==> flow/design.v (excerpt) <==
module iir_variable_filter
#(
    parameter DATA_IN_WIDTH  = 16,
    parameter DATA_OUT_WIDTH = 32,
    parameter TAP_WIDTH      = 16,
    parameter FF_TAP_COUNT   = 4,
    parameter FB_TAP_COUNT   = 3,
    parameter NUM_LP_FILTERS = 20
)
(
    input  wire                               clk,
    input  wire                               reset_n,
    input  wire        [8:0]                  filter_index,
    input  wire signed [DATA_IN_WIDTH-1:0]    data_in,
    output wire signed [DATA_OUT_WIDTH-1:0]   data_out
);
    wire [FF_TAP_COUNT*TAP_WIDTH-1:0] B_flat;
    wire [FB_TAP_COUNT*TAP_WIDTH-1:0] A_flat;
    coeff_selector #(
        .TAP_WIDTH(TAP_WIDTH),
        .FF_TAP_COUNT(FF_TAP_COUNT),
        .FB_TAP_COUNT(FB_TAP_COUNT),
        .NUM_LP_FILTERS(NUM_LP_FILTERS)
    ) coeff_sel (
        .filter_index(filter_index),
        .B_flat(B_flat),
        .A_flat(A_flat)
    );
    iir_filter #(
        .DATA_IN_WIDTH(DATA_IN_WIDTH),
        .DATA_OUT_WIDTH(DATA_OUT_WIDTH),
        .TAP_WIDTH(TAP_WIDTH),
        .FF_TAP_COUNT(FF_TAP_COUNT),
        .FB_TAP_COUNT(FB_TAP_COUNT)
    ) IIR (
        .clk(clk),
        .reset_n(reset_n),
        .data_in(data_in),
        .data_out(data_out),
        .B_flat(B_flat),
        .A_flat(A_flat)
    );
endmodule
export LEC_CHECK = 0
export CAP_MARGIN = 20
export CELL_PAD_IN_SITES_DETAIL_PLACEMENT = 1
export CELL_PAD_IN_SITES_GLOBAL_PLACEMENT = 1
export CORE_ASPECT_RATIO = 0.65
export CORE_MARGIN = 8
export CORE_UTILIZATION = 40
export CTS_CLUSTER_DIAMETER = 337
export GPL_TIMING_DRIVEN = 0
export HOLD_SLACK_MARGIN = 0.02
export MAX_ROUTING_LAYER = met4
export MIN_ROUTING_LAYER = met2
export SETUP_SLACK_MARGIN = 1.47
export SLEW_MARGIN = 20
create_clock -name core_clock -period 10.6 [get_ports {clk}]
run.sh (not shown) runs the stock make flow with config.mk's settings and CLKGATE_MAP_FILE=.
The baseline ended with an error in global routing (5_1_grt).
Change:
- CELL_PAD_IN_SITES_DETAIL_PLACEMENT: 1 -> default
- CELL_PAD_IN_SITES_GLOBAL_PLACEMENT: 1 -> default
- CORE_ASPECT_RATIO: 0.65 -> default
- CORE_MARGIN: 8 -> 2
- CORE_UTILIZATION: 40 -> 65
- CTS_CLUSTER_DIAMETER: 337 -> default
- GPL_TIMING_DRIVEN: 0 -> default
- HOLD_SLACK_MARGIN: 0.02 -> default
- MAX_ROUTING_LAYER: met4 -> default
- MIN_ROUTING_LAYER: met2 -> default
- SETUP_SLACK_MARGIN: 1.47 -> default
- clock period: 10.6 -> 16.0 ns (I/O delays scaled with it)
What happened: Now the flow produced a clean layout. Area after synthesis stays the same. Die area came out lower by 42%. Synthesized cell count does not change.
Change:
- ABC_AREA: default -> 1
- CORE_UTILIZATION: 65 -> 72
- CTS_CLUSTER_DIAMETER: default -> 396
- clock period: 16.0 -> 6.81 ns (I/O delays scaled with it)
The new run finished but fails on negative setup slack.
Register-to-register slack is worse by 8.1 ns.
Via count grows by a quarter to a third.
Setup slack loses 5.2 ns.
Cell area increases by roughly a tenth.
Count of clock-buffer cells in the layout grows by 1.
Worst hold slack degrades by 0.015 ns.
Non-clock buffer count grows by 949.
Global-route usage climbs by 17 points.
Synthesized area falls slightly.

---

== red ==
Starting RTL as in the previous note.
clock: 22.1 ns
lec_check: 0
cap_margin: 35
core_aspect_ratio: 0.55
core_margin: 6
core_utilization: 49
cts_cluster_diameter: 137
gpl_routability_driven: 1
gpl_timing_driven: 1
hold_slack_margin: -0.07
max_routing_layer: met4
min_routing_layer: met1
place_density_lb_addon: 0.0
setup_slack_margin: -1.39
slew_margin: 25
tns_end_percent: 15
Having completed the whole flow, red delivered a layout that passed the timing, design-rule and antenna checks.
diff inputs: red => blue
- a change of CAP_MARGIN from 35 to 20
- a deleted CORE_ASPECT_RATIO that had been 0.55
- a deleted MIN_ROUTING_LAYER that had been met1
- a change of CORE_MARGIN from 6 to 2
- a deleted SETUP_SLACK_MARGIN that had been -1.39
- a deleted HOLD_SLACK_MARGIN that had been -0.07
- a deleted CTS_CLUSTER_DIAMETER that had been 137
- a deleted TNS_END_PERCENT that had been 15
- a deleted GPL_ROUTABILITY_DRIVEN that had been 1
- a change of CORE_UTILIZATION from 49 to 51
- a change of SLEW_MARGIN from 25 to 20
- a deleted PLACE_DENSITY_LB_ADDON that had been 0.0
- a deleted GPL_TIMING_DRIVEN that had been 1
- a deleted MAX_ROUTING_LAYER that had been met4
- a change of the clock period (ns, I/O delays scaled along) from 22.1 to 4.77
## What came out
Across red and blue, a clean result was obtained everywhere but in blue. The flow for blue finished, though final verification flagged setup timing. Post-CTS clock slew at the launch and capture registers of the worst setup and hold paths essentially unchanged between red and blue. Cell with the biggest individual delay on the critical path = sky130_fd_sc_hd__xnor2_2: red; cell with the biggest individual delay on the critical path = sky130_fd_sc_hd__fa_1: blue. Yosys stat chip area: blue vs red identical. Going from red to blue, final period utilization went up; die area lower.
[inputs] green vs blue
- CORE_UTILIZATION now 68, was 51
- the clock period (ns, I/O delays scaled along) now 6.81, was 4.77
Results
- blue finished every stage; the final checks, however, were not passed, the failures being setup timing.
- green finished every stage; the final checks, however, were not passed, the failures being setup timing.
- blue → green: worst setup slack higher, number of cells in the finished layout apart from fillers saw a decrease, initial antenna violation count down 2.
#### Input delta (orange over green)
- ABC_AREA: unset -> 1
- CTS_CLUSTER_SIZE: unset -> 13
- SETUP_SLACK_MARGIN: unset -> 1.37
- CORE_UTILIZATION: 68 -> 72
- CTS_CLUSTER_DIAMETER: unset -> 396
- CAP_MARGIN: 20 -> 40
--- outcome ---
Re share of the final layout cell area in multi-input gates: green was higher than orange.
Compare orange and green | area of the core lower: orange
Compared to green, orange reaches a higher achievable clock.
Maximum fanout count along the critical path (higher): orange
Taking green as the reference, in orange clock skew grew by 0.0040 ns, final instance area shrank by 0.32%, final worst-path cycle share shrank by 6.7 points.
Setup slack: orange more than green
orange and green ended up with nearly the same total of buffers placed on input and output ports.
green has a higher area of the mapped netlist than orange.
FAIL for each of orange and green
[flow] orange | stages: complete | final checks: fail | reason: setup timing
[green] flow finished | final checks: failed | reasons: setup timing

---

## run A
Starting RTL as in the previous note.
==> flow/config.mk <==
export PLATFORM = sky130hd
export DESIGN_NAME = iir_variable_filter
export DESIGN_NICKNAME = iir_variable_filter
export VERILOG_FILES = /design/flow/design.v
export SDC_FILE = /design/flow/constraint.sdc
export NUM_CORES = 4
export LEC_CHECK = 0
export ABC_AREA = 1
export CAP_MARGIN = 10
export CORE_MARGIN = 2
export CORE_UTILIZATION = 72
export SLEW_MARGIN = 20
export TNS_END_PERCENT = 10
==> flow/constraint.sdc <==
create_clock -name core_clock -period 8.34 [get_ports {clk}]
set_input_delay 1.6680 -clock core_clock [delete_from_list [all_inputs] [get_ports {clk}]]
set_output_delay 1.6680 -clock core_clock [all_outputs]
set_load 0.01 [all_outputs]
The final report for run A shows a completed flow and a layout that fails verification, specifically negative setup slack.
[inputs] run B vs run A
Settings: TNS_END_PERCENT removed (was 10); ABC_AREA removed (was 1); SETUP_SLACK_MARGIN newly set to -0.9; CAP_MARGIN changed from 10 to 20; the clock period (ns, I/O delays scaled along) changed from 8.34 to 9.66.
Notes after the runs:
No crash in run B: every stage finished, but the layout fails its final checks due to negative setup slack. Number of clock buffers in the layout, run B and run A: smaller value in run A. Area of all placed cells without fillers, run B and run A, higher one = run A. Compare run B and run A | final setup TNS higher: run B. Compared with run A, in run B combined area of all synthesized cells picked up an extra about 0.6%; fraction of area in multi-input gates picked up an extra 3.9 points; setup slack picked up an extra 0.51 ns; initial antenna violation count lost 20; final cell count lost 8.7%. Going from run A to run B, the horizontal die dimension was found to have gone up by 1.0 µm. Cmp run B and run A / non-clock inverter count in the final layout / lower: run B.
Relative to run B, the following input files were edited for run C:
Settings: putting ABC_AREA at 1 where nothing was set; putting CTS_CLUSTER_DIAMETER at 235 where nothing was set; putting TNS_END_PERCENT at 25 where nothing was set; swapping 20 for 5 in SLEW_MARGIN; putting HOLD_SLACK_MARGIN at -0.05 where nothing was set; swapping 20 for 15 in CAP_MARGIN; putting MAX_ROUTING_LAYER at met4 where nothing was set; putting MIN_ROUTING_LAYER at met1 where nothing was set; putting GPL_TIMING_DRIVEN at 1 where nothing was set; clearing SETUP_SLACK_MARGIN, which used to be -0.9.
==> results <==
Cmp run B and run C / count of clock-buffer cells in the layout / higher: run B
Compared with run B, in run C sequential share of layout area held, die size went down 650 µm², clock latency reported for the late side of the worst-skew pair went up 0.02 ns.
In run C the implementation ran to completion but is not tape-out ready, as the final checks report negative setup slack.
Share of final layout cell area taken by non-clock buffers: run B and run C compared, higher one is run C
Run C vs run B — transition time at the pin with the least slew margin rose 0.10 ns.
Changes in run D relative to run C:
Settings: CAP_MARGIN changed from 15 to 10; HOLD_SLACK_MARGIN removed (was -0.05); CTS_CLUSTER_DIAMETER removed (was 235); MIN_ROUTING_LAYER removed (was met1); ABC_AREA removed (was 1); SLEW_MARGIN changed from 5 to 20; GPL_TIMING_DRIVEN removed (was 1); TNS_END_PERCENT removed (was 25); MAX_ROUTING_LAYER removed (was met4); the clock period (ns, I/O delays scaled along) changed from 9.66 to 13.0.
### Flow results
Going from run C to run D, number of non-clock inverters in the layout shrank by more than 10%.
Between run D and run C, the post-CTS setup repair buffer count is higher for run C.
Run D: all stages done; final checks FAILED (negative setup slack).
Going from run C to run D, non-clock buffer count in the final layout shrinks by 233.
A worst setup path startpoint of filter_index[0] is what run D shows, while filter_index[8] belongs to run C.
